<file path="config.mk">
export PLATFORM = sky130hd
export DESIGN_NAME = lab1
export DESIGN_NICKNAME = lab1
export VERILOG_FILES = /design/flow/design.v
export SDC_FILE = /design/flow/constraint.sdc
export NUM_CORES = 4
export LEC_CHECK = 0
export CAP_MARGIN = 5
export CORE_MARGIN = 2
export CORE_UTILIZATION = 72
export CTS_CLUSTER_SIZE = 62
export SETUP_SLACK_MARGIN = 0.94
export SLEW_MARGIN = 20
export TNS_END_PERCENT = 95
</file>
<file path="design.v">
module lab1 #
(
	parameter WIDTHIN = 16,		 
	parameter WIDTHOUT = 32,	 
	parameter [WIDTHIN-1:0] A0 = 16'b01_00000000000000,  
	parameter [WIDTHIN-1:0] A1 = 16'b01_00000000000000,  
	parameter [WIDTHIN-1:0] A2 = 16'b00_10000000000000,  
	parameter [WIDTHIN-1:0] A3 = 16'b00_00101010101010,  
	parameter [WIDTHIN-1:0] A4 = 16'b00_00001010101010,  
	parameter [WIDTHIN-1:0] A5 = 16'b00_00000010001000   
)
(
	input clk,
	input reset,	
	input i_valid,
	input i_ready,
	output o_valid,
	output o_ready,
	input [WIDTHIN-1:0] i_x,
	output [WIDTHOUT-1:0] o_y
);
logic [WIDTHIN-1:0] x;	 
logic [WIDTHOUT-1:0] y_Q;	 
logic valid_Q1;		 
logic valid_Q2;		 
logic valid_Q3;
logic valid_Q4;
logic valid_Q5;
logic valid_Q6;
logic valid_Q7;
logic [WIDTHOUT-1:0] ans;	
logic enable;
logic [WIDTHOUT-1:0] m0_out;  
logic [31:0] m0_res; 
logic [WIDTHOUT-1:0] a0_out;  
logic [WIDTHOUT-1:0] m1_out;  
logic [47:0] m1_res;
logic [WIDTHOUT-1:0] a1_out;  
logic [WIDTHOUT-1:0] m2_out;  
logic [47:0] m2_res; 
logic [WIDTHOUT-1:0] a2_out;  
logic [WIDTHOUT-1:0] m3_out;  
logic [47:0] m3_res;
logic [WIDTHOUT-1:0] a3_out;  
logic [WIDTHOUT-1:0] m4_out;  
logic [47:0] m4_res;
logic [WIDTHOUT-1:0] a4_out;  
logic [WIDTHOUT-1:0] y_D;
logic [15:0] A5_reg;
logic [31:0] A4_reg;
logic [31:0] A3_reg;
logic [31:0] A2_reg;
logic [31:0] A1_reg;
logic [31:0] A0_reg;
logic [WIDTHIN-1:0] x1;
logic [WIDTHIN-1:0] x2;
logic [WIDTHIN-1:0] x3;
logic [WIDTHIN-1:0] x4;
logic [WIDTHOUT-1:0] F1;
logic [WIDTHOUT-1:0] F2;
logic [WIDTHOUT-1:0] F3;
logic [WIDTHOUT-1:0] F4;
always_comb begin
		m0_res = A5_reg * x;
		m0_out = {3'b000, m0_res [31:3]};
		a0_out = m0_out + A4_reg;
		m1_res = F4 * x4;
		m1_out = m1_res[45:14];
		a1_out = m1_out + A3_reg;
		m2_res = F3 * x3;
		m2_out = m2_res[45:14];
		a2_out = m2_out + A2_reg;
		m3_res = F2 * x2;
		m3_out = m3_res[45:14];
		a3_out = m3_out + A1_reg;
		m4_res = F1 * x1;
		m4_out = m4_res[45:14];
		a4_out = m4_out + A0_reg ;
		enable = i_ready;
end
always @(posedge clk) begin
if (enable) begin
		A5_reg <= A5;
		A4_reg <= {5'b00000, A4, 11'b00000000000};
   	F4 <= a0_out;
		x4 <= x;
		A3_reg <= {5'b00000, A3, 11'b00000000000};
		F3 <= a1_out;
		x3 <= x4;
		A2_reg <= {5'b00000, A2, 11'b00000000000};
		F2 <= a2_out;
		x2 <= x3;
		A1_reg <= {5'b00000, A1, 11'b00000000000};
   	F1 <= a3_out;
		x1 <= x2;
		A0_reg <= {5'b00000, A0, 11'b00000000000};
end		
end
always_ff @(posedge clk or posedge reset) begin
	if (reset) begin
		valid_Q1 <= 1'b0;
		valid_Q2 <= 1'b0;
		valid_Q3 <= 1'b0;
		valid_Q4 <= 1'b0;
		valid_Q5 <= 1'b0;
		valid_Q6 <= 1'b0;
		x <= 0;
		y_Q <= 0;
	end 
	else if (enable) begin
		valid_Q1 <= i_valid;
		valid_Q2 <= valid_Q1;
		valid_Q3 <= valid_Q2;
		valid_Q4 <= valid_Q3;
		valid_Q5 <= valid_Q4;
		valid_Q6 <= valid_Q5;
		x <= i_x;
		y_Q <= y_D;
	end
end
assign y_D = a4_out;
assign o_y = y_Q;
assign o_ready = i_ready;   		
assign o_valid = valid_Q6 & i_ready;	
endmodule
</file>
<file path="run.sh">
#!/bin/bash
# the make line also repeats each setting of config.mk as NAME=value (left out here)
make -C /OpenROAD-flow-scripts/flow DESIGN_CONFIG=/design/flow/config.mk WORK_HOME=/design/flow/orfs CLKGATE_MAP_FILE= finish
</file>
<file path="constraint.sdc">
create_clock -name core_clock -period 7.5 [get_ports {clk}]
set_input_delay 1.5000 -clock core_clock [delete_from_list [all_inputs] [get_ports {clk}]]
set_output_delay 1.5000 -clock core_clock [all_outputs]
set_load 0.01 [all_outputs]
</file>
==> CHANGELOG.md, run 1 <==
### Changed

- Status: complete, no violations
- Hold WC Path Type: register to register
- Worst path required time: just under 8 ns
- CTS H-Tree Depth: 1
- Final Hold Viols: 0
- Crit-path max cell delay: between 0.5 and 0.6 ns
- Largest net degree at the start of global routing: 129
- Number of I/O port buffers: 53
- Gr usage total: roughly two fifths
- # hold bufs at CTS: 0
- Num Clock Sinks: 228
- Routed WL: 185,000 um
- Worst-path fanout max: 5
- Max Fclk: 138 MHz
- Worst setup endpoint: F1[29]$_DFFE_PP_
- Cell row count: 109
- Min-delay src: x[2]$_DFFE_PP0P_
- Synthesis area per yosys: about 64,000 um^2
- HPWL Detailed: 126,000 um
- CP Buf/Inv Count: 3
- Synth warn: 1
- Syn Nets: 8,869
- Top cells, area: fa_1, ha_1, inv_1, edfxtp_1, nand2_1
- Startpoint Class: register
- Top-Level Pins: 54
- DRT Pass-1 Iters: 8
- Synth area leader: fa_1
- Final clock skew: between 0.02 and 0.025 ns
- Seq share, synth: approximately 10%
- Hold Slack: 0.483 ns
- Die W: 303 um
- Setup crit start: F2[3]$_DFFE_PP_
- First-pass GRT wire length: 282,000 um
- Clock Path Buffers: 3
- Number of global-route vias before repair: 54,400
- Simple-Gate Area Share: 15.8%
- RR Endpoint: F1[29]$_DFFE_PP_
- MUX area fraction: 0.751%
- CTS tree: yes
- Layout net count: roughly 9,400
- CP Data Arrival Time: 7.67 ns
- Critical Path Stages: 24
- CP most frequent cell: fa_1
- Clock root buffer: clkbuf_16
- Total number of vias: 50,700
- EDFF count, synth: 174
- Hold endpoint: x4[2]$_DFFE_PP_
- Crit end category: register
- Yosys stat cell total: approximately 7,000
- Finished Layout Cells: 8,587
- Final Cycle Share: 96.8%
- Yosys aoi share: under 10%
- Total grt overflow: 0
- Reg2reg start: F2[3]$_DFFE_PP_
- Mapped Area: 64,200 um^2
- FFs w/ async S/R, synth: 23.7%
- Count leader, synth: inv_1
- Slew Limit Headroom: 31.2%
- Warning total across the stage logs: 43
- Kind of cell adding the most delay to the critical path: adder cells
- Antenna Nets Post-Route: 0
- Final setup vio count: 0
- Top logic family: adder cells
- Initial DRC count: between 4,000 and 5,000
- Post-Syn Instances: 6,887
- Crit path cell chain: and2_1, fa_1, fa_1, fa_1, inv_1, fa_1, inv_1, fa_1, fa_1, ha_4, a21oi_4, o21bai_4, a2111oi_4, buf_4, a221oi_4, o21ai_4, o31ai_4, a221oi_2, xnor2_2, ha_4, nand2_4, o21bai_1, a221oi_2, xnor2_1
- Initial antenna violation count: 6
- Die Span Y: 303 um
- Synth-to-Final Area Change: 17.2%
- Syn_area_per_cell: between 9 and 10 um^2
- Clock transition at path regs: ~0.070 ns
- Via/cell ratio: 5.91
- Pins over their slew limit: 0
- Synth Flop Type: edfxtp_1
- Fillcell total: around 4,900
- Register-to-register setup slack: 0.24 ns
- Initial Util: 72.6%
- Hold Crit Depth: 0
- Distinct lib cells used: 81
- Worst r2r path cells: 24
- Inst Count DP: around 8,000
- Crit path max-delay cell type: fa_1
- CTS buffer count: 31
- RSZ-0062 raised after global routing: true
- Post-Synth Adder-Cell Area: around 55%
- Core Footprint: 88,400 um^2
- Latency at later pin: ~0.67 ns
- Measured slew at the worst slew-check pin: 1.03 ns
- MaxCap Viol Count: 0
- Crit path time final: 7.26 ns
- Area leader share: 45.9%
- Crit Path Class: register to register
- Chip Area: 91,500 um^2
- #FFs+latches synth: 228
- Residual DRC count: 0
- Top cells by count: inv_1, fa_1, nand2_1
- Post-Synth XOR/XNOR Area: 2.25%
- Routed len/inst: 21.5 um
- Routability Congestion: ~0.94
-- stage by stage --
| step | utilization, % | instance area (um^2) | setup WS, ns | TNS [ns] |
|---|---|---|---|---|
| after floorplan | - | 65100 | 0.781 | 0 |
| after global placement | 76.3 | 67400 | 0.125 | 0 |
| after detailed placement | 76.3 | 67400 | -0.00889 | -0.00889 |
| after CTS | 83.1 | 73500 | 0.311 | 0 |
| after global routing | 85.1 | 75200 | -0.0302 | -0.0302 |
| final | 85.1 | 75200 | 0.240 | 0 |
-- cell type report --
class	instances	area (um^2)	area share, %
inverter	1623	6090	8.11
timing repair buffer	781	7670	10.2
sequential	228	6580	8.75
antenna	4	10.0	0.0133
multi-input combinational	4728	52300	69.5
tap	1165	1460	1.94
clock buffer	32	779	1.04
clock inverter	26	313	0.416
-- per-layer routing --
| metal | wire length (um) | GRT usage [%] |
|---|---|---|
| met1 | 61600 | 47.6 |
| met2 | 90300 | 67.3 |
| met3 | 18200 | 7.66 |
| met4 | 14800 | 24.8 |
| met5 | 60 | 0 |
-- what timing repair did --
item / CTS / global route
pin swaps: 163 / 170
setup buffers: 382 / 92
endpoints found under the setup margin: 66 / 70
gates cloned: 17 / 5
gates resized: 234 / 225
==> inputs of run 2 (changes only) <==
CAP_MARGIN = 20   (was 5)
CORE_UTILIZATION = 71   (was 72)
CTS_CLUSTER_SIZE = unset   (was 62)
PLACE_DENSITY_LB_ADDON = 0.01   (was unset)
SETUP_SLACK_MARGIN = unset   (was 0.94)
TNS_END_PERCENT = unset   (was 95)
clock period = 6.69 ns   (was 7.5 ns; I/O delays follow)
==> CHANGELOG.md, run 2 <==
### Changed

- Status: finished with violations
- SO Faults: setup timing
- Post-layout util: 85.4%
- Top cells, area: fa_1, ha_1, inv_1, edfxtp_1, nand2_1
- Latency at later pin: 0.58 ns
- Crit path time final: slightly above 7 ns
- EDFF count, synth: 174
- RSZ-0062 raised after global routing: true
- Pins over their slew limit: 0
- Min-delay src: x[2]$_DFFE_PP0P_
- Mapped Area: around 64,000 um^2
- Crit Path Class: register to register
- Routed WL: 175,000 um
- FFs w/ async S/R, synth: 23.7%
- Crit end category: register
- Reg2reg start: F1[9]$_DFFE_PP_
- Cell row count: 110
- CTS tree: yes
- Initial DRC count: 3,911
- Total grt overflow: 0
- Initial Util: between 70% and 80%
- Register-to-register setup slack: -0.54 ns
- Clock transition at path regs: around 0.07 ns
- Seq share, synth: 10.2%
- Yosys aoi share: 4.16%
- CP Data Arrival Time: 7.67 ns
- Number of global-route vias before repair: between 50,000 and 60,000
- Largest net degree at the start of global routing: ~72
- Crit path max-delay cell type: fa_1
- Syn Nets: a little under 9,000
- Total number of vias: 50,100
- Layout net count: 9,602
- MaxCap Viol Count: 0
- Hold WC Path Type: register to register
- Slew Limit Headroom: between 10% and 20%
- CP Buf/Inv Count: 5
- Hold endpoint: x4[2]$_DFFE_PP_
- Count leader, synth: inv_1
- Worst r2r path cells: 26
- Worst-path fanout max: 6
- Number of I/O port buffers: between 50 and 60
- Post-Synth Adder-Cell Area: 55.5%
- Worst path required time: about 7.1 ns
- Antenna Nets Post-Route: 0
- HPWL Detailed: 136,000 um
- Top cells by count: inv_1, fa_1, nand2_1
- Synth warn: 1
- Post-Synth XOR/XNOR Area: 2.25%
- Setup ws final: -0.541 ns
- Crit-path max cell delay: 0.59 ns
- MUX area fraction: 0.751%
- Synth area leader: fa_1
- Worst setup endpoint: y_Q[31]$_DFFE_PP0P_
- Final Hold Viols: 0
- Kind of cell adding the most delay to the critical path: adder cells
- Max Fclk: 138 MHz
- Critical Path Stages: 26
- Residual DRC count: 0
- Startpoint Class: register
- Dpl cell area: 71,800 um^2
- Final Cycle Share: 108%
- Gr usage total: about two fifths
- Initial antenna violation count: 1
- Final instance area: 76,600 um^2
- Top logic family: adder cells
- Final setup vio count: 28
- Routed len/inst: slightly below 20 um
- Distinct lib cells used: 81
- Die Span Y: 305 um
- Via/cell ratio: 5.68
- CTS H-Tree Depth: 2
- RR Endpoint: y_Q[31]$_DFFE_PP0P_
- Chip Area: 92,800 um^2
- Syn_area_per_cell: 9.32 um^2
- Clock root buffer: clkbuf_16
- Synth-to-Final Area Change: 19.4%
- Clock Path Buffers: 3
- Num Clock Sinks: 228
- Area leader share: ~46%
- Synth Flop Type: edfxtp_1
- #FFs+latches synth: 228
- Core Footprint: 89,700 um^2
- Synthesis area per yosys: 64,200 um^2
- Routability Congestion: 0.972
- CTS buffer count: 34
- Final clock skew: 0.0259 ns
- Setup crit start: F1[9]$_DFFE_PP_
- Warning total across the stage logs: 38
- Simple-Gate Area Share: 15.8%
- Yosys stat cell total: 6,887
- Hold Slack: 0.504 ns
- Measured slew at the worst slew-check pin: 1.21 ns
- First-pass GRT wire length: 279,000 um
- Top-Level Pins: 54
- Post-Syn Instances: 6,887
- Die W: 305 um
- DRT Pass-1 Iters: 8
- Hold Crit Depth: 0
[run 2: what timing repair did]
item | 4_1_cts | 5_1_grt
setup buffers | 108 | 63
pin swaps | 145 | 200
gates cloned | 8 | 1
endpoints found under the setup margin | 36 | 55
gates resized | 246 | 266
hold buffers | 0 | 0
[run 2: area by class of cell]
cell class | count | area [um^2]
antenna | 1 | 2.50
clock buffer | 47 | 1040
clock inverter | 14 | 126
fill | 5007 | 13100
inverter | 1623 | 6090
multi-input combinational | 4728 | 52200
sequential | 228 | 6580
tap | 1176 | 1470
timing repair buffer | 1005 | 9070
[run 2: metal layers]
layer	track usage, %	vias to the layer above	share of wire [%]
met4	17.2	0	5.1
met5	0	-	0
met2	65.3	2320	50
met3	5.60	616	7.8
met1	48.9	25500	37
li1	-	21700	-
[run 2: metrics by stage]
step | std cells | TNS [ns] | setup slack (ns)
2_1_floorplan | 6887 | -0.0807 | -0.0340
3_3_place_gp | 8593 | -6.06 | -0.467
3_5_place_dp | 8593 | -9.53 | -0.659
4_1_cts | 8767 | -3.80 | -0.333
5_1_grt | 8821 | -16.46 | -0.773
6_report | 8822 | -8.03 | -0.541
==> inputs of run 3 (changes only) <==
ABC_AREA = 1   (was unset)
CORE_UTILIZATION = 72   (was 71)
CTS_CLUSTER_DIAMETER = 198   (was unset)
CTS_CLUSTER_SIZE = 47   (was unset)
SETUP_SLACK_MARGIN = 0.58   (was unset)
clock period = 5.43 ns   (was 6.69 ns; I/O delays follow)
==> CHANGELOG.md, run 3 <==
### Metrics

- Status: stopped before the end
- Stop stage: 5_1_grt
- Stop err: [ERROR GRT-0232] Routing congestion too high. Check the congestion heatmap in the GUI.
- Chip Area: approximately 100,000 um^2
- FFs w/ async S/R, synth: approximately a quarter
- Number of I/O port buffers: 53
- Die Span Y: ~310 um
- Cell row count: 113
- Distinct lib cells used: 50
- Clock Path Buffers: 3
- Synth Flop Type: edfxtp_1
- #FFs+latches synth: 228
- HPWL Detailed: 172,000 um
- Post-Synth Adder-Cell Area: approximately 50%
- Mapped Area: about 69,000 um^2
- Top cells by count: nand2_1, inv_1, fa_1
- Syn Nets: around 11,000
- Top-Level Pins: between 50 and 60
- Count leader, synth: nand2_1
- Post-Synth XOR/XNOR Area: 1.49%
- Seq share, synth: 9.50%
- Yosys stat cell total: slightly below 9,000
- Routability Congestion: 0.988
- Area leader share: between 40 and 50%
- Num Clock Sinks: between 200 and 250
- MUX area fraction: 0%
- Total grt overflow: just over 600
- Initial Util: 72.7%
- Top logic family: adder cells
- CTS H-Tree Depth: 1
- Syn_area_per_cell: 7.79 um^2
- Synth area leader: fa_1
- Place WS: -0.928 ns
- EDFF count, synth: about 170
- Core Footprint: 95,200 um^2
- Top cells, area: fa_1, nand2_1, inv_1, ha_1, edfxtp_1
- Gr usage total: 83.3%
- CTS buffer count: 11
- Clock root buffer: clkbuf_16
- Die W: 314 um
- Yosys aoi share: 3.68%
- Synth warn: 1
- Synthesis area per yosys: just under 70,000 um^2
- Simple-Gate Area Share: 17.9%
- Post-Syn Instances: roughly 8,900
run 3: timing repair:
item | in CTS
resized | 426
hold buffers | 0
gates cloned | 6
buffers inserted | 94
pin swaps | 140
setup endpoints to repair | 123
run 3: metrics by stage:
step,instances,area (um^2)
2_1_floorplan,8885,72300
3_3_place_gp,10900,80800
3_5_place_dp,10900,80800
4_1_cts,11000,83800
run 3: metal layers:
metal	overflow	GRT usage, %
met1	12	82.1
met2	300	97.7
met3	22	70.8
met4	270	86.5
met5	5	35.7
==> inputs of run 4 (changes only) <==
ABC_AREA = unset   (was 1)
CAP_MARGIN = 10   (was 20)
CTS_CLUSTER_DIAMETER = unset   (was 198)
CTS_CLUSTER_SIZE = 31   (was 47)
MAX_ROUTING_LAYER = met4   (was unset)
PLACE_DENSITY_LB_ADDON = unset   (was 0.01)
SETUP_SLACK_MARGIN = -0.46   (was 0.58)
clock period = 6.55 ns   (was 5.43 ns; I/O delays follow)
==> CHANGELOG.md, run 4 <==
### Changed

- Status: finished with violations
- SO Faults: setup timing
- CTS tree: yes
- Num Clock Sinks: 228
- Layout net count: 9,571
- Latency at later pin: 0.64 ns
- Crit path time final: 7.38 ns
- Critical Path Stages: 25
- Total grt overflow: 0
- RR Endpoint: F3[26]$_DFFE_PP_
- Startpoint Class: register
- Initial Util: 72.6%
- Slew Limit Headroom: 41.4%
- Synth-to-Final Area Change: 16.8%
- Synthesis area per yosys: 64,200 um^2
- Chip Area: 91,500 um^2
- Yosys stat cell total: 6,887
- Measured slew at the worst slew-check pin: 0.879 ns
- Seq share, synth: 10.2%
- Fillcell total: 5,032
- Hold Crit Depth: 0
- Die W: slightly above 300 um
- Clock transition at path regs: 0.06 ns
- Via/cell ratio: 5.68
- Distinct lib cells used: between 80 and 90
- Crit end category: register
- Worst-path fanout max: 8
- #FFs+latches synth: 228
- Crit path max-delay cell type: fa_1
- First-pass GRT wire length: approximately 270,000 um
- Synth area leader: fa_1
- Syn_area_per_cell: 9.32 um^2
- Post-Synth Adder-Cell Area: 55.5%
- Antenna Nets Post-Route: 0
- Clock Path Buffers: 3
- Post-Syn Instances: 6,887
- Clock root buffer: clkbuf_16
- Count leader, synth: inv_1
- EDFF count, synth: 174
- Hold WC Path Type: register to register
- Final Hold Viols: 0
- Max Fclk: 135 MHz
- Final clock skew: 0.0446 ns
- Largest net degree at the start of global routing: 100
- Die Span Y: 303 um
- DRT Pass-1 Iters: 6
- CP most frequent cell: fa_1
- Top cells, area: fa_1, ha_1, inv_1, edfxtp_1, nand2_1
- Warning total across the stage logs: 39
- Syn Nets: 8,869
- Total number of vias: 49,900
- FFs w/ async S/R, synth: 23.7%
- Min-delay src: x[2]$_DFFE_PP0P_
- HPWL Detailed: 136,000 um
- Residual DRC count: 0
- Hold Slack: slightly below 0.5 ns
- Hold endpoint: x4[2]$_DFFE_PP_
- Post-Synth XOR/XNOR Area: 2.25%
- Worst path required time: 7.02 ns
- Reg area: 6580 um^2
- Reg2reg start: x4[7]$_DFFE_PP_
- RSZ-0062 raised after global routing: true
- CTS H-Tree Depth: 1
- Simple-Gate Area Share: 15.8%
- CTS buffer count: 29
- Routed WL: 172,000 um
- Synth Flop Type: edfxtp_1
- Setup ws final: -0.833 ns
- Gr usage total: between 30 and 40%
- # hold bufs at CTS: 0
- Initial DRC count: 3,759
- Routability Congestion: 0.980
- MaxCap Viol Count: 0
- Gate Area: between 50,000 and 60,000 um^2
- Synth warn: 1
- Routed len/inst: about 20 um
- Top logic family: adder cells
- Yosys aoi share: between 4 and 5%
- Final Cycle Share: 113%
- Area leader share: 45.9%
- Initial antenna violation count: 2
- Dpl cell area: 72,000 um^2
- Cell row count: 109
- Top-Level Pins: 54
- Final setup vio count: 46
- Mapped Area: 64,200 um^2
- Worst r2r path cells: 25
- Crit-path max cell delay: 0.56 ns
- Kind of cell adding the most delay to the critical path: adder cells
- Core Footprint: 88,400 um^2
- CP Data Arrival Time: ~7.9 ns
- Worst setup endpoint: F3[26]$_DFFE_PP_
- Pins over their slew limit: 0
- CP Buf/Inv Count: 7
- Final instance area: 75,000 um^2
- Number of I/O port buffers: 53
- Setup crit start: x4[7]$_DFFE_PP_
- MUX area fraction: 0.751%
- Register-to-register setup slack: -0.83 ns
- Crit Path Class: register to register
- Number of global-route vias before repair: 53,900
- Top cells by count: inv_1, fa_1, nand2_1
-- run 4: metrics by stage --
step,setup WS (ns),utilization (%),setup TNS [ns],cells
2_1_floorplan,-0.444,-,-4.70,6887
3_3_place_gp,-0.676,81.5,-11.35,8622
3_5_place_dp,-0.797,81.5,-16.31,8622
4_1_cts,-0.575,83.1,-11.51,8706
5_1_grt,-1.00,84.8,-27.05,8779
6_report,-0.833,84.8,-15.35,8779
-- run 4: area by class of cell --
class / instances / share of cell area [%]
Antenna cell: 2 / 0.00668
Clock inverter: 21 / 0.284
Timing Repair Buffer: 979 / 11.4
Inverter: 1623 / 8.13
Sequential cell: 228 / 8.77
Clock buffer: 33 / 0.988
Multi-Input combinational cell: 4728 / 68.5
Tap cell: 1165 / 1.94
-- run 4: repair_timing --
item                                    4_1_cts  5_1_grt
resized                                      57      177
pin swaps                                     8      120
endpoints found under the setup margin       22       32
gates cloned                                  0        6
setup buffers                                35      115
-- run 4: layer usage --
metal / wire [um] / track usage [%]
met5: 0 / -
met4: 9720 / 17.6
met2: 86700 / 65.3
met3: 12600 / 5.06
met1: 62900 / 47.6
==> inputs of run 5 (changes only) <==
CAP_MARGIN = 20   (was 10)
CELL_PAD_IN_SITES_GLOBAL_PLACEMENT = 1   (was unset)
CORE_MARGIN = 4   (was 2)
CORE_UTILIZATION = 16   (was 72)
CTS_CLUSTER_SIZE = unset   (was 31)
MAX_ROUTING_LAYER = unset   (was met4)
SETUP_SLACK_MARGIN = unset   (was -0.46)
clock period = 8.0 ns   (was 6.55 ns; I/O delays follow)
==> CHANGELOG.md, run 5 <==
### Changed

- MaxCap Viol Count: 0
- Measured slew at the worst slew-check pin: between 1 and 1.5 ns
- CTS H-Tree Depth: 1
- Top cells by count: inv_1, fa_1, nand2_1
- Mapped Area: 64,200 um^2
- Crit end category: register
- Worst r2r path cells: 24
- CP most frequent cell: fa_1
- Total grt overflow: 0
- CP Data Arrival Time: 8.17 ns
- Initial antenna violation count: 7
- Via/cell ratio: 3.64
- Residual DRC count: 0
- Post-Synth Adder-Cell Area: 55.5%
- FFs w/ async S/R, synth: 23.7%
- Routability Congestion: between 0.8 and 0.9
- Core Footprint: 399,000 um^2
- Reg2reg start: F1[7]$_DFFE_PP_
- Chip Area: between 400,000 and 500,000 um^2
- Place WS: -0.122 ns
- Dpl cell area: 72,300 um^2
- Slew Limit Headroom: 32.6%
- Top logic family: adder cells
- Setup crit start: F1[7]$_DFFE_PP_
- Clock root buffer: clkbuf_16
- Synth warn: 1
- EDFF count, synth: 174
- Startpoint Class: register
- Synth area leader: fa_1
- Hold WC Path Type: register to register
- Post-layout util: 18.6%
- Final Cycle Share: roughly 96%
- Hold Crit Depth: 0
- Synth Flop Type: edfxtp_1
- Syn Nets: 8,869
- Min-delay src: x[3]$_DFFE_PP0P_
- Count leader, synth: inv_1
- Fillcell total: 44,700
- RR Endpoint: y_Q[31]$_DFFE_PP0P_
- Setup TNS: 0 ns
- Yosys aoi share: under 10%
- CP Buf/Inv Count: 3
- Worst path required time: between 8 and 9 ns
- DRT Pass-1 Iters: 7
- CTS tree: yes
- Hold endpoint: x4[3]$_DFFE_PP_
- Cell row count: 232
- CTS buffer count: 31
- Clock transition at path regs: 0.06 ns
- Synthesis area per yosys: 64,200 um^2
- Warning total across the stage logs: 38
- Antenna Nets Post-Route: 0
- Final instance area: 74,400 um^2
- Register-to-register setup slack: roughly 0.33 ns
- Syn_area_per_cell: 9.32 um^2
- Worst-path fanout max: 11
- Post-Syn Instances: between 6,000 and 7,000
- Crit path cell chain: and2_1, fa_1, fa_1, fa_1, inv_1, fa_1, fa_1, fa_1, inv_1, ha_1, a21o_1, a21o_1, a21oi_1, buf_4, o21ai_0, a221o_1, a221oi_4, o21a_1, o21bai_1, xor2_1, ha_1, nand4_1, xnor2_1, a21oi_1
- Yosys stat cell total: 6,887
- Final setup vio count: 0
- Top cells, area: fa_1, ha_1, inv_1, edfxtp_1, nand2_1
- RSZ-0062 raised after global routing: false
- Num Clock Sinks: roughly 230
- Final Hold Viols: 0
- Top-Level Pins: 54
- Largest net degree at the start of global routing: around 120
- HPWL Detailed: 144,000 um
- Crit-path max cell delay: around 0.66 ns
- Max Fclk: 130 MHz
- Latency at later pin: 0.66 ns
- Routed len/inst: 14.4 um
- Clock Path Buffers: 3
- Crit Path Class: register to register
- Die Span Y: roughly 640 um
- Status: complete, no violations
- Initial DRC count: 2,260
- Number of I/O port buffers: 53
- Die W: 641 um
- Simple-Gate Area Share: 15.8%
- Area leader share: a little under half
- Routed WL: 177,000 um
- Crit path time final: 7.67 ns
- Distinct lib cells used: 81
- Crit path max-delay cell type: edfxtp_1
- Post-Synth XOR/XNOR Area: 2.25%
- #FFs+latches synth: about 230
- # hold bufs at CTS: 0
- Layout net count: 9,003
- Kind of cell adding the most delay to the critical path: adder cells
- Initial Util: 16.1%
- Total number of vias: 44,900
- Pins over their slew limit: 0
- Seq share, synth: 10.2%
- Setup ws final: between 0.3 and 0.4 ns
- Gr usage total: 8.72%
- Critical Path Stages: 24
- Worst setup endpoint: y_Q[31]$_DFFE_PP0P_
- Synth-to-Final Area Change: 15.9%
- MUX area fraction: 0.751%
- First-pass GRT wire length: roughly 280,000 um
- Final clock skew: between 0.02 and 0.03 ns
- Number of global-route vias before repair: 49,100
[run 5: metrics by stage]
step	hold slack, ns	std cells
floorplan	0.421	6887
global placement	0.485	12200
detailed placement	0.483	12200
CTS	0.498	12200
global route	0.518	12300
finish	0.489	12300
[run 5: timing repair]
item	CTS	global route
resized	1	7
gates cloned	0	0
buffers inserted	10	86
setup endpoints to repair	3	14
[run 5: area by class of cell]
cell class	instances	area [um^2]	area share [%]
diodes	2	5.00	0.00673
clock buffers	33	783	1.05
clock inverters	25	254	0.341
inverters	1623	6090	8.19
multi-input cells	4728	50400	67.7
flip-flops and latches	228	6580	8.84
well taps	5265	6590	8.85
repair buffers	409	3720	4.99
[run 5: metal layers]
layer  track usage (%)  routed length (um)  up-vias
met3             0.921                6520      137
met4              1.49                3340        0
li1                  -                   -    20500
met5                 0                   0        -
met2              14.8               84200      802
met1              12.1               83000    23400
==> inputs of run 6 (changes only) <==
CAP_MARGIN = 10   (was 20)
CELL_PAD_IN_SITES_GLOBAL_PLACEMENT = unset   (was 1)
CORE_ASPECT_RATIO = 0.71   (was unset)
CORE_MARGIN = 2   (was 4)
CORE_UTILIZATION = 72   (was 16)
CTS_CLUSTER_DIAMETER = 213   (was unset)
clock period = 6.92 ns   (was 8.0 ns; I/O delays follow)
==> CHANGELOG.md, run 6 <==
### Changed

- Hold endpoint: valid_Q6$_DFFE_PP0P_
- Post-Synth Adder-Cell Area: 55.5%
- Post-Synth XOR/XNOR Area: 2.25%
- Residual DRC count: 0
- MaxCap Viol Count: 0
- Worst-path fanout max: 6
- CTS H-Tree Depth: 1
- Diodes inserted: 0
- Initial DRC count: between 4,000 and 5,000
- Setup crit start: x4[2]$_DFFE_PP_
- Gate Area: 52,000 um^2
- Post-layout util: 85.5%
- Synth warn: 1
- Clock Path Buffers: 3
- Register-to-register setup slack: -0.47 ns
- Final clock skew: 0.0186 ns
- Total grt overflow: 0
- Chip Area: 91,600 um^2
- CP Data Arrival Time: 7.76 ns
- Yosys stat cell total: 6,887
- Area leader share: 45.9%
- Routability Congestion: 0.991
- Clock root buffer: clkbuf_16
- Startpoint Class: register
- Number of I/O port buffers: 53
- Latency at later pin: 0.63 ns
- Worst r2r path cells: 29
- #FFs+latches synth: 228
- Worst path required time: 7.29 ns
- Routed WL: roughly 180,000 um
- MUX area fraction: 0.751%
- Final Hold Viols: 0
- CP Buf/Inv Count: 6
- Top cells, area: fa_1, ha_1, inv_1, edfxtp_1, nand2_1
- Mapped Area: 64,200 um^2
- Synthesis area per yosys: 64,200 um^2
- Synth area leader: fa_1
- Crit path max-delay cell type: fa_2
- Min-delay src: valid_Q6$_DFFE_PP0P_
- Die Span Y: roughly 260 um
- Final setup vio count: 20
- Final Cycle Share: 107%
- Routed len/inst: between 20 and 25 um
- FFs w/ async S/R, synth: 23.7%
- Syn Nets: 8,869
- Worst setup endpoint: F3[24]$_DFFE_PP_
- Top cells by count: inv_1, fa_1, nand2_1
- Via/cell ratio: 5.75
- Antenna Nets Post-Route: 0
- Inst Count DP: 8,503
- Max Fclk: 135 MHz
- HPWL Detailed: 136,000 um
- Syn_area_per_cell: 9.32 um^2
- RR Endpoint: F3[24]$_DFFE_PP_
- Num Clock Sinks: about 230
- Crit end category: register
- Total number of vias: between 50,000 and 60,000
- Slew Limit Headroom: between 20% and 30%
- Finished Layout Cells: 8,745
- Simple-Gate Area Share: 15.8%
- RSZ-0062 raised after global routing: true
- EDFF count, synth: between 150 and 200
- Setup TNS: -3.48 ns
- Status: finished with violations
- Cell row count: 92
- Place WS: -0.666 ns
- Kind of cell adding the most delay to the critical path: adder cells
- Distinct lib cells used: slightly above 80
- Critical Path Stages: 29
- Crit Path Class: register to register
- Post-Syn Instances: 6,887
- Core Footprint: 88,500 um^2
- Gr usage total: 38.8%
- Reg2reg start: x4[2]$_DFFE_PP_
- Die W: 358 um
- Pins over their slew limit: 0
- Measured slew at the worst slew-check pin: 1.06 ns
- Initial antenna violation count: 1
- Layout net count: 9,530
- Largest net degree at the start of global routing: just under 80
- First-pass GRT wire length: between 200,000 and 300,000 um
- CTS buffer count: 29
- Clock transition at path regs: 0.07 ns
- Initial Util: 72.5%
- Fillcell total: 4,865
- SO Faults: setup timing
- # hold bufs at CTS: 0
- Count leader, synth: inv_1
- DRT Pass-1 Iters: 6
- Hold Crit Depth: 1
- Seq share, synth: 10.2%
- CTS tree: yes
- Top-Level Pins: 54
- Synth Flop Type: edfxtp_1
- Yosys aoi share: 4.16%
- Synth-to-Final Area Change: 17.9%
- Top logic family: adder cells
- Number of global-route vias before repair: 53,500
- Hold WC Path Type: register to register
- Crit-path max cell delay: 0.57 ns
- Warning total across the stage logs: 39
- Setup ws final: -0.466 ns
- Crit path time final: 7.39 ns
- Reg area: 6580 um^2
## run 6: metrics by stage
stage / hold slack (ns) / area [um^2]
final: 0.502 / 75700
after floorplan: 0.421 / 64200
after global routing: 0.528 / 75700
after global placement: 0.480 / 70900
after detailed placement: 0.490 / 70900
after CTS: 0.504 / 74000
## run 6: layout make-up
class	count	area share [%]
tap	1175	1.94
sequential	228	8.69
clock inverter	21	0.359
timing repair buffer	938	11.2
multi-input combinational	4728	68.8
clock buffer	32	0.974
inverter	1623	8.05
## run 6: metal layers
metal  wire length [um]  vias to the layer above  global-route usage [%]
met5                 13                        -                       0
met4               6240                        2                    10.4
met3              19800                      544                    8.68
met2              82000                     2869                    60.8
met1              69400                    25300                    55.2
li1                   -                    21600                       -
## run 6: timing repair
action	4_1_cts	5_1_grt
buffers inserted	122	76
pin swaps	174	205
setup endpoints to repair	27	37
resized	248	253
gates cloned	4	4
==> inputs of run 7 (changes only) <==
ABC_AREA = 1   (was unset)
CAP_MARGIN = 15   (was 10)
CELL_PAD_IN_SITES_DETAIL_PLACEMENT = 0   (was unset)
CELL_PAD_IN_SITES_GLOBAL_PLACEMENT = 1   (was unset)
CORE_ASPECT_RATIO = 1.17   (was 0.71)
CORE_MARGIN = 10   (was 2)
CORE_UTILIZATION = 34   (was 72)
CTS_CLUSTER_DIAMETER = 158   (was 213)
CTS_CLUSTER_SIZE = 25   (was unset)
HOLD_SLACK_MARGIN = 0.19   (was unset)
MAX_ROUTING_LAYER = met4   (was unset)
MIN_ROUTING_LAYER = met1   (was unset)
TNS_END_PERCENT = 35   (was unset)
clock period = 8.72 ns   (was 6.92 ns; I/O delays follow)
==> CHANGELOG.md, run 7 <==
### Changed

- Top cells by count: nand2_1, inv_1, fa_1
- Clock transition at path regs: 0.11 ns
- Initial Util: 34.1%
- Syn_area_per_cell: 7.79 um^2
- Hold endpoint: x2[6]$_DFFE_PP_
- Warning total across the stage logs: 40
- Cell row count: 179
- Die Span Y: 508 um
- Setup crit start: x3[11]$_DFFE_PP_
- RSZ-0062 raised after global routing: false
- Setup TNS: 0 ns
- Num Clock Sinks: 228
- Total number of vias: approximately 53,000
- DRT Pass-1 Iters: 8
- Slew Limit Headroom: 21.8%
- Post-CTS Setup Bufs: 0
- Number of I/O port buffers: 53
- Kind of cell adding the most delay to the critical path: adder cells
- Inst Count DP: roughly 11,000
- Hold WC Path Type: register to register
- MUX area fraction: 0%
- Largest net degree at the start of global routing: ~120
- #FFs+latches synth: 228
- Synth Flop Type: edfxtp_1
- HPWL Detailed: roughly 180,000 um
- Startpoint Class: register
- Crit path time final: 7.26 ns
- Layout net count: between 10,000 and 15,000
- Seq share, synth: under 10%
- Number of global-route vias before repair: 59,300
- Final clock skew: about 0.028 ns
- Initial antenna violation count: 7
- Core Footprint: between 200,000 and 250,000 um^2
- Clock Path Buffers: 3
- CTS buffer count: 14
- Measured slew at the worst slew-check pin: 1.17 ns
- Residual DRC count: 0
- Pins over their slew limit: 0
- Post-Synth XOR/XNOR Area: ~1.5%
- Worst path required time: 9.07 ns
- Yosys aoi share: 3.68%
- Crit path cell chain: buf_4, nand2_1, inv_1, fa_1, fa_1, inv_1, fa_1, fa_1, fa_1, fa_1, inv_1, ha_1, a21oi_1, o21ai_0, a21oi_1, nor2_1, nor3_1, nand4_1, nand2_1, nand2_1, nor2_1, nand2_1, nand2_1, nand2_1
- Area leader share: 42.6%
- Max Fclk: 138 MHz
- Worst-path fanout max: 17
- Routability Congestion: 0.899
- Final setup vio count: 0
- Crit end category: register
- Final instance area: 73,000 um^2
- Post-cts resize count: 0
- Clock root buffer: clkbuf_16
- Worst setup endpoint: F2[30]$_DFFE_PP_
- Simple-Gate Area Share: 17.9%
- Synthesis area per yosys: 69,200 um^2
- Gr usage total: roughly a fifth
- Die W: 437 um
- Initial DRC count: 2,658
- Routed len/inst: 18.3 um
- Fillcell total: 21,800
- Crit path max-delay cell type: edfxtp_1
- First-pass GRT wire length: 337,000 um
- Antenna Nets Post-Route: 0
- Final Hold Viols: 0
- Top-Level Pins: 54
- Status: complete, no violations
- Routed WL: 208,000 um
- CP Data Arrival Time: 7.62 ns
- EDFF count, synth: about 170
- Post-Synth Adder-Cell Area: 51.4%
- Syn Nets: 10,900
- Post-Syn Instances: 8,885
- Reg2reg start: x3[11]$_DFFE_PP_
- Register-to-register setup slack: 1.46 ns
- Count leader, synth: nand2_1
- Top logic family: adder cells
- Synth warn: 1
- Total grt overflow: 0
- Critical Path Stages: 24
- Latency at later pin: 0.58 ns
- CTS H-Tree Depth: 1
- Crit Path Class: register to register
- Mapped Area: between 60,000 and 70,000 um^2
- Hold Crit Depth: 0
- Dpl cell area: a little over 70,000 um^2
- Finished Layout Cells: between 10,000 and 15,000
- Hold Slack: 0.478 ns
- Distinct lib cells used: 50
- Via/cell ratio: around 4.7
- CP Buf/Inv Count: 4
- Min-delay src: x3[6]$_DFFE_PP_
- Chip Area: 222,000 um^2
- Synth-to-Final Area Change: 5.46%
- FFs w/ async S/R, synth: 23.7%
- Final Cycle Share: a little over four fifths
- # hold bufs at CTS: 0
- Worst r2r path cells: 24
- RR Endpoint: F2[30]$_DFFE_PP_
- Crit-path max cell delay: 1.08 ns
- MaxCap Viol Count: 0
- Yosys stat cell total: 8,885
- Top cells, area: fa_1, nand2_1, inv_1, ha_1, edfxtp_1
- Synth area leader: fa_1
- CTS tree: yes
-- run 7: routing by layer --
layer | up-vias | routed length (um) | GRT usage [%]
li1 | 24700 | - | -
met1 | 27200 | 85600 | 23.0
met2 | 802 | 113000 | 36.9
met3 | 210 | 4580 | 0.765
met4 | 0 | 5320 | 4.44
met5 | - | 0 | -
-- run 7: final cells by class --
type	count	area [um^2]	share of cell area, %
diodes	4	10.0	0.0137
clock buffers	18	387	0.530
clock inverters	5	58.8	0.0806
inverters	2535	9520	13.0
multi-input cells	5713	51600	70.7
flip-flops and latches	228	6580	9.01
well taps	2715	3400	4.65
repair buffers	157	1480	2.02
-- run 7: through the flow --
step                      setup WS [ns]  util (%)
after floorplan                    2.51         -
after global placement             1.30      35.6
after detailed placement           1.45      35.7
after CTS                          1.42      35.9
after global routing              0.897      36.0
final                              1.46      36.0
==> inputs of run 8 (changes only) <==
ABC_AREA = unset   (was 1)
CAP_MARGIN = 40   (was 15)
CELL_PAD_IN_SITES_DETAIL_PLACEMENT = unset   (was 0)
CELL_PAD_IN_SITES_GLOBAL_PLACEMENT = unset   (was 1)
CORE_ASPECT_RATIO = unset   (was 1.17)
CORE_MARGIN = 2   (was 10)
CORE_UTILIZATION = 72   (was 34)
CTS_CLUSTER_DIAMETER = unset   (was 158)
CTS_CLUSTER_SIZE = 62   (was 25)
HOLD_SLACK_MARGIN = unset   (was 0.19)
MIN_ROUTING_LAYER = unset   (was met1)
PLACE_DENSITY_LB_ADDON = 0.0   (was unset)
SETUP_SLACK_MARGIN = 2.17   (was unset)
TNS_END_PERCENT = 95   (was 35)
clock period = 7.5 ns   (was 8.72 ns; I/O delays follow)
==> CHANGELOG.md, run 8 <==
### Changed

- Status: finished with violations
- SO Faults: setup timing
- Pins over their slew limit: 0
- Total number of vias: 52,200
- Die Span Y: 303 um
- Post-Synth Adder-Cell Area: a little under three fifths
- Yosys stat cell total: 6,887
- CTS tree: yes
- Max Fclk: 132 MHz
- Distinct lib cells used: 81
- Top logic family: adder cells
- Worst setup endpoint: F3[24]$_DFFE_PP_
- RR Endpoint: F3[24]$_DFFE_PP_
- Post-Syn Instances: 6,887
- Register-to-register setup slack: -0.05 ns
- Initial Util: 72.6%
- Crit Path Class: register to register
- Crit path time final: 7.55 ns
- Die W: 303 um
- Number of I/O port buffers: 53
- Synth area leader: fa_1
- Top Metal Used: met4
- FFs w/ async S/R, synth: 23.7%
- Chip Area: roughly 92,000 um^2
- Kind of cell adding the most delay to the critical path: adder cells
- Top cells by count: inv_1, fa_1, nand2_1
- Synth Flop Type: edfxtp_1
- Total grt overflow: 0
- Hold WC Path Type: register to register
- Measured slew at the worst slew-check pin: 0.999 ns
- Yosys aoi share: about 4.2%
- First-pass GRT wire length: just under 300,000 um
- Critical Path Stages: 29
- Mapped Area: 64,200 um^2
- Antenna Nets Post-Route: 0
- MUX area fraction: 0.751%
- Synth-to-Final Area Change: 20.0%
- Top-Level Pins: 54
- Hold Crit Depth: 1
- Crit path max-delay cell type: fa_1
- #FFs+latches synth: 228
- Latency at later pin: 0.67 ns
- Crit-path max cell delay: 0.51 ns
- Post-Synth XOR/XNOR Area: about 2.2%
- Crit end category: register
- Top cells, area: fa_1, ha_1, inv_1, edfxtp_1, nand2_1
- RSZ-0062 raised after global routing: true
- Final clock skew: 0.0363 ns
- EDFF count, synth: about 170
- Synth warn: 1
- Initial DRC count: 5,173
- Final instance area: slightly below 80,000 um^2
- Layout net count: about 9,400
- Final setup vio count: 2
- Worst r2r path cells: 29
- Core Footprint: a little under 90,000 um^2
- CTS buffer count: 30
- Number of global-route vias before repair: approximately 55,000
- Worst path required time: 7.88 ns
- CP Data Arrival Time: 7.93 ns
- DRT Pass-1 Iters: 7
- Initial antenna violation count: 4
- Via/cell ratio: between 6 and 7
- Simple-Gate Area Share: 15.8%
- Min-delay src: y_Q[24]$_DFFE_PP0P_
- Routed WL: 193,000 um
- Worst-path fanout max: 12
- Area leader share: 45.9%
- Startpoint Class: register
- Warning total across the stage logs: 40
- Residual DRC count: 0
- Gate Area: 53,300 um^2
- Routed len/inst: 22.3 um
- HPWL Detailed: between 100,000 and 150,000 um
- MaxCap Viol Count: 0
- Clock transition at path regs: 0.07 ns
- Syn Nets: 8,869
- Reg area: 6580 um^2
- CTS H-Tree Depth: 1
- Hold endpoint: y_Q[24]$_DFFE_PP0P_
- Clock root buffer: clkbuf_16
- Fillcell total: approximately 4,400
- Metal2 WL: 92,300 um
- Clock Path Buffers: 3
- CP most frequent cell: fa_1
- Dpl cell area: between 60,000 and 70,000 um^2
- Final Cycle Share: 101%
- Gr usage total: 42.2%
- Syn_area_per_cell: slightly above 9 um^2
- Final Hold Viols: 0
- Num Clock Sinks: between 200 and 250
- Wl on met1: 65,900 um
- Largest net degree at the start of global routing: 161
- Hold Slack: 0.506 ns
- Slew Limit Headroom: 33.4%
- Reg2reg start: F4[11]$_DFFE_PP_
- Setup ws final: -0.0491 ns
- Seq share, synth: ~10%
- Synthesis area per yosys: 64,200 um^2
- Routability Congestion: 0.934
- CP Buf/Inv Count: 6
- DR WL met3: between 20,000 and 25,000 um
- Setup crit start: F4[11]$_DFFE_PP_
- Count leader, synth: inv_1
- Cell row count: 109
[run 8: area by class of cell]
type | count | area share (%)
multi-input cells | 4728 | 69.3
repair buffers | 839 | 11.0
flip-flops and latches | 228 | 8.54
inverters | 1623 | 7.92
well taps | 1165 | 1.89
clock buffers | 37 | 1.12
clock inverters | 19 | 0.242
diodes | 2 | 0.00650
[run 8: through the flow]
step	setup slack, ns	utilization (%)	TNS (ns)	instances
CTS	0.381	85.1	0	8527
floorplan	0.787	-	0	6887
detailed placement	0.0601	76.9	0	8026
global placement	0.242	76.9	0	8024
global route	-0.166	87.2	-0.421	8641
finish	-0.0491	87.2	-0.0777	8641
[run 8: repair_timing]
action                                  4_1_cts  5_1_grt
pin swaps                                   241      154
gates resized                               368      215
setup buffers                               430      111
endpoints found under the setup margin      123      123
hold buffers                                  0        0
endpoints found under the hold margin         0        0
cloned                                       15        1
[run 8: layer usage]
metal / GRT usage [%] / up-vias
li1: - / 21400
met3: 8.39 / 1115
met2: 66.9 / 3405
met1: 52.4 / 26300
met5: - / -
met4: 20.2 / 0
==> inputs of run 9 (changes only) <==
CAP_MARGIN = 20   (was 40)
CORE_UTILIZATION = 70   (was 72)
CTS_CLUSTER_SIZE = unset   (was 62)
MAX_ROUTING_LAYER = unset   (was met4)
PLACE_DENSITY_LB_ADDON = unset   (was 0.0)
SETUP_SLACK_MARGIN = 1.09   (was 2.17)
TNS_END_PERCENT = unset   (was 95)
clock period = 7.33 ns   (was 7.5 ns; I/O delays follow)
==> CHANGELOG.md, run 9 <==
### Changed

- Die W: 307 um
- Setup crit start: x4[7]$_DFFE_PP_
- Synthesis area per yosys: 64,200 um^2
- Final instance area: ~76,000 um^2
- Count leader, synth: inv_1
- Total number of vias: 50,000
- Synth warn: 1
- Via/cell ratio: 5.80
- Clock Path Buffers: 3
- Largest net degree at the start of global routing: around 72
- Post-layout util: 82.9%
- Layout net count: 9,386
- MUX area fraction: less than 1%
- Worst r2r path cells: 29
- Post-Synth XOR/XNOR Area: 2.25%
- Crit Path Class: register to register
- Worst path required time: 7.83 ns
- Worst-path fanout max: 5
- Kind of cell adding the most delay to the critical path: adder cells
- Measured slew at the worst slew-check pin: a little over 0.9 ns
- CTS H-Tree Depth: 1
- DRT Pass-1 Iters: 8
- Status: complete, no violations
- Hold Crit Depth: 1
- Clock root buffer: clkbuf_16
- Crit path time final: 7.13 ns
- Pins over their slew limit: 0
- Die Span Y: between 300 and 400 um
- Hold endpoint: valid_Q6$_DFFE_PP0P_
- Post-Synth Adder-Cell Area: 55.5%
- CTS tree: yes
- Number of I/O port buffers: roughly 53
- Setup TNS: 0 ns
- Gr usage total: between 30 and 40%
- Dpl cell area: 68,300 um^2
- Yosys aoi share: 4.16%
- Syn_area_per_cell: 9.32 um^2
- Yosys stat cell total: 6,887
- Top cells by count: inv_1, fa_1, nand2_1
- Routability Congestion: 0.947
- Critical Path Stages: 29
- Synth area leader: fa_1
- Latency at later pin: 0.66 ns
- Hold WC Path Type: register to register
- Startpoint Class: register
- Reg2reg start: x4[7]$_DFFE_PP_
- Area leader share: 45.9%
- Seq share, synth: 10.2%
- Top logic family: adder cells
- Residual DRC count: 0
- Number of global-route vias before repair: 54,400
- Max Fclk: 140 MHz
- Top cells, area: fa_1, ha_1, inv_1, edfxtp_1, nand2_1
- Routed WL: roughly 180,000 um
- Mapped Area: about 64,000 um^2
- CTS buffer count: 31
- Post-Syn Instances: 6,887
- Min-delay src: valid_Q6$_DFFE_PP0P_
- Synth Flop Type: edfxtp_1
- EDFF count, synth: 174
- Syn Nets: between 8,000 and 9,000
- Num Clock Sinks: between 200 and 250
- RSZ-0062 raised after global routing: true
- RR Endpoint: F3[26]$_DFFE_PP_
- Top-Level Pins: ~54
- FFs w/ async S/R, synth: between 20% and 30%
- Hold Slack: between 0.5 and 0.6 ns
- HPWL Detailed: ~130,000 um
- Core Footprint: 91,200 um^2
- Initial DRC count: 4,263
- Warning total across the stage logs: 40
- Final Cycle Share: between 90 and 100%
- Total grt overflow: 0
- Final clock skew: 0.0260 ns
- Final Hold Viols: 0
- Final setup vio count: 0
- Crit path max-delay cell type: fa_1
- First-pass GRT wire length: between 200,000 and 300,000 um
- CP most frequent cell: fa_1
- Simple-Gate Area Share: 15.8%
- Routed len/inst: 21.3 um
- Antenna Nets Post-Route: 0
- Initial antenna violation count: 3
- Crit-path max cell delay: 0.56 ns
- Cell row count: 111
- Crit end category: register
- Chip Area: approximately 94,000 um^2
- Clock transition at path regs: 0.06 ns
- CP Buf/Inv Count: 7
- CP Data Arrival Time: around 7.6 ns
- Distinct lib cells used: between 80 and 90
- Worst setup endpoint: F3[26]$_DFFE_PP_
- MaxCap Viol Count: 0
- Register-to-register setup slack: 0.20 ns
- Synth-to-Final Area Change: 17.9%
- Slew Limit Headroom: between 30 and 40%
- #FFs+latches synth: about 230
- Initial Util: 70.3%
==> run 9: layer usage <==
layer / track usage (%) / share of wire, % / vias to the layer above
met1: 48.5 / 36 / 25300
met2: 65.5 / 49 / 2530
li1: - / - / 21300
met5: 0 / 0.015 / -
met3: 6.62 / 8.4 / 853
met4: 23.3 / 7.2 / 4
==> run 9: layout make-up <==
type                    count  area, um^2
multi-input cells        4728       52400
fillers                  5463       15600
repair buffers            792        8070
flip-flops and latches    228        6580
inverters                1623        6090
well taps                1186        1480
clock buffers              41         897
clock inverters            17         148
diodes                      2        5.00
==> run 9: per-stage QoR <==
stage,setup WS [ns],cells
6_report,0.198,8617
5_1_grt,-0.0965,8616
4_1_cts,0.322,8499
3_5_place_dp,-0.0192,8119
3_3_place_gp,0.0797,8119
2_1_floorplan,0.611,6887
==> run 9: timing repair <==
item,4_1_cts,5_1_grt
setup buffers,301,113
pin swaps,170,225
setup endpoints to repair,85,95
resized,222,251
hold buffers,0,0
gates cloned,21,3
==> inputs of run 10 (changes only) <==
CORE_UTILIZATION = 66   (was 70)
SETUP_SLACK_MARGIN = unset   (was 1.09)
clock period = 6.45 ns   (was 7.33 ns; I/O delays follow)
==> CHANGELOG.md, run 10 <==
### Changed

- Status: finished with violations
- SO Faults: setup timing
- Top cells by count: inv_1, fa_1, nand2_1
- Synth-to-Final Area Change: 21.3%
- First-pass GRT wire length: 276,000 um
- Number of global-route vias before repair: 53,300
- Count leader, synth: inv_1
- Synthesis area per yosys: 64,200 um^2
- Area leader share: between 40% and 50%
- Worst-path fanout max: 4
- Hold Crit Depth: 0
- Yosys stat cell total: 6,887
- Startpoint Class: register
- Via/cell ratio: 5.50
- Top-Level Pins: 54
- Hold WC Path Type: register to register
- Reg area: 6580 um^2
- DR WL met3: 11,800 um
- Crit-path max cell delay: 0.58 ns
- Setup crit start: F2[7]$_DFFE_PP_
- Max Fclk: 139 MHz
- CTS H-Tree Depth: 2
- Setup TNS: -16.13 ns
- Number of I/O port buffers: 53
- Top logic family: adder cells
- Warning total across the stage logs: 40
- FFs w/ async S/R, synth: 23.7%
- Residual DRC count: 0
- Largest net degree at the start of global routing: 99
- Die Span Y: 316 um
- Post-Syn Instances: between 6,000 and 7,000
- Final setup vio count: 48
- MUX area fraction: less than 1%
- Latency at later pin: around 0.61 ns
- RR Endpoint: F1[29]$_DFFE_PP_
- Routability Congestion: ~0.94
- Worst r2r path cells: 28
- Cell row count: 114
- Routed WL: about 170,000 um
- Final clock skew: 0.0225 ns
- CP most frequent cell: fa_1
- Fillcell total: 6,321
- Diodes inserted: 0
- Gr usage total: 35.5%
- Clock Path Buffers: 3
- Metal2 WL: 85,500 um
- HPWL Detailed: 137,000 um
- Synth warn: 1
- Num Clock Sinks: 228
- Initial Util: 66.5%
- Crit end category: register
- CP Buf/Inv Count: 8
- Mapped Area: 64,200 um^2
- #FFs+latches synth: 228
- Top cells, area: fa_1, ha_1, inv_1, edfxtp_1, nand2_1
- Finished Layout Cells: 8,985
- Hold endpoint: x4[2]$_DFFE_PP_
- Initial antenna violation count: 2
- Distinct lib cells used: 81
- # hold bufs at CTS: 0
- Setup ws final: -0.749 ns
- Routed len/inst: 19.1 um
- Inst Count DP: 8,763
- Post-Synth XOR/XNOR Area: 2.25%
- Core Footprint: 96,600 um^2
- Synth Flop Type: edfxtp_1
- Total number of vias: 49,400
- Top Metal Used: met5
- CTS buffer count: 34
- Seq share, synth: 10.2%
- Final Hold Viols: 0
- Kind of cell adding the most delay to the critical path: adder cells
- Critical Path Stages: 28
- Die W: 316 um
- Crit path max-delay cell type: fa_1
- Clock root buffer: clkbuf_16
- Total grt overflow: 0
- Simple-Gate Area Share: 15.8%
- EDFF count, synth: approximately 170
- CP Data Arrival Time: 7.54 ns
- Initial DRC count: 3,165
- Worst path required time: between 6 and 7 ns
- Measured slew at the worst slew-check pin: 0.906 ns
- Clock transition at path regs: 0.06 ns
- Gate Area: 52,700 um^2
- Worst setup endpoint: F1[29]$_DFFE_PP_
- MaxCap Viol Count: 0
- Antenna Nets Post-Route: 0
- Pins over their slew limit: 0
- Layout net count: approximately 9,700
- Reg2reg start: F2[7]$_DFFE_PP_
- RSZ-0062 raised after global routing: true
- Wl on met1: about 67,000 um
- Syn_area_per_cell: 9.32 um^2
- Crit path time final: 7.20 ns
- Register-to-register setup slack: -0.75 ns
- Post-Synth Adder-Cell Area: 55.5%
- Chip Area: 99,800 um^2
- Synth area leader: fa_1
- Slew Limit Headroom: 39.6%
- Min-delay src: x[2]$_DFFE_PP0P_
- Crit Path Class: register to register
- CTS tree: yes
- Yosys aoi share: 4.16%
- Final Cycle Share: 112%
- Syn Nets: roughly 9,000
- DRT Pass-1 Iters: 5
-- run 10: final cells by class --
cell class                      count  share of cell area (%)
Inverter                         1623                    7.83
Multi-Input combinational cell   4728                    67.7
Tap cell                         1276                    2.05
Clock inverter                     18                   0.196
Sequential cell                   228                    8.45
Timing Repair Buffer             1068                    12.6
Clock buffer                       44                    1.22
-- run 10: repair_timing --
action,in CTS,in global routing
gates resized,292,257
setup endpoints to repair,52,70
setup buffers,114,64
pin swaps,211,195
cloned,5,2
hold endpoints to repair,0,0
-- run 10: per-layer routing --
metal / GRT usage [%] / vias up
met2: 60.5 / 1814
met4: 12.7 / 4
met1: 46.4 / 25200
met5: 0 / -
met3: 5.42 / 471
li1: - / 21900
-- run 10: per-stage QoR --
stage                     utilization (%)  worst slack (ns)  hold WS (ns)  cell area (um^2)
after floorplan                         -            -0.269         0.421             65200
after detailed placement             75.5            -0.822         0.472             72900
after global routing                 80.6            -0.947         0.509             77800
after CTS                            79.1            -0.637         0.489             76300
final                                80.6            -0.749         0.492             77800
after global placement               75.5            -0.683         0.464             72900
==> inputs of run 11 (changes only) <==
CELL_PAD_IN_SITES_DETAIL_PLACEMENT = 1   (was unset)
CELL_PAD_IN_SITES_GLOBAL_PLACEMENT = 2   (was unset)
CORE_UTILIZATION = 70   (was 66)
CTS_CLUSTER_DIAMETER = 110   (was unset)
CTS_CLUSTER_SIZE = 20   (was unset)
GPL_TIMING_DRIVEN = 1   (was unset)
PLACE_DENSITY = 0.53   (was unset)
TNS_END_PERCENT = 85   (was unset)
clock period = 9.67 ns   (was 6.45 ns; I/O delays follow)
==> CHANGELOG.md, run 11 <==
### Metrics

- Simple-Gate Area Share: 15.8%
- MUX area fraction: 0.751%
- #FFs+latches synth: 228
- Chip Area: 94,100 um^2
- Stop err: [ERROR GPL-0301] Utilization 114.320 % exceeds 100%.
- Cell row count: approximately 110
- Synth warn: 1
- Top cells by count: inv_1, fa_1, nand2_1
- Stop stage: 3_1_place_gp_skip_io
- Distinct lib cells used: 81
- Status: stopped before the end
- Count leader, synth: inv_1
- Initial Util: 70.3%
- Post-Synth Adder-Cell Area: a little under three fifths
- Top cells, area: fa_1, ha_1, inv_1, edfxtp_1, nand2_1
- Synthesis area per yosys: 64,200 um^2
- FFs w/ async S/R, synth: about a quarter
- Yosys aoi share: 4.16%
- Syn Nets: 8,869
- Mapped Area: approximately 64,000 um^2
- Synth area leader: fa_1
- Seq share, synth: about a tenth
- Synth Flop Type: edfxtp_1
- Syn_area_per_cell: 9.32 um^2
- Post-Syn Instances: 6,887
- Area leader share: between 40% and 50%
- Post-Synth XOR/XNOR Area: 2.25%
- Yosys stat cell total: 6,887
- Top logic family: adder cells
- EDFF count, synth: 174
- Core Footprint: between 90,000 and 100,000 um^2
- Die Span Y: 307 um
- Die W: between 300 and 400 um
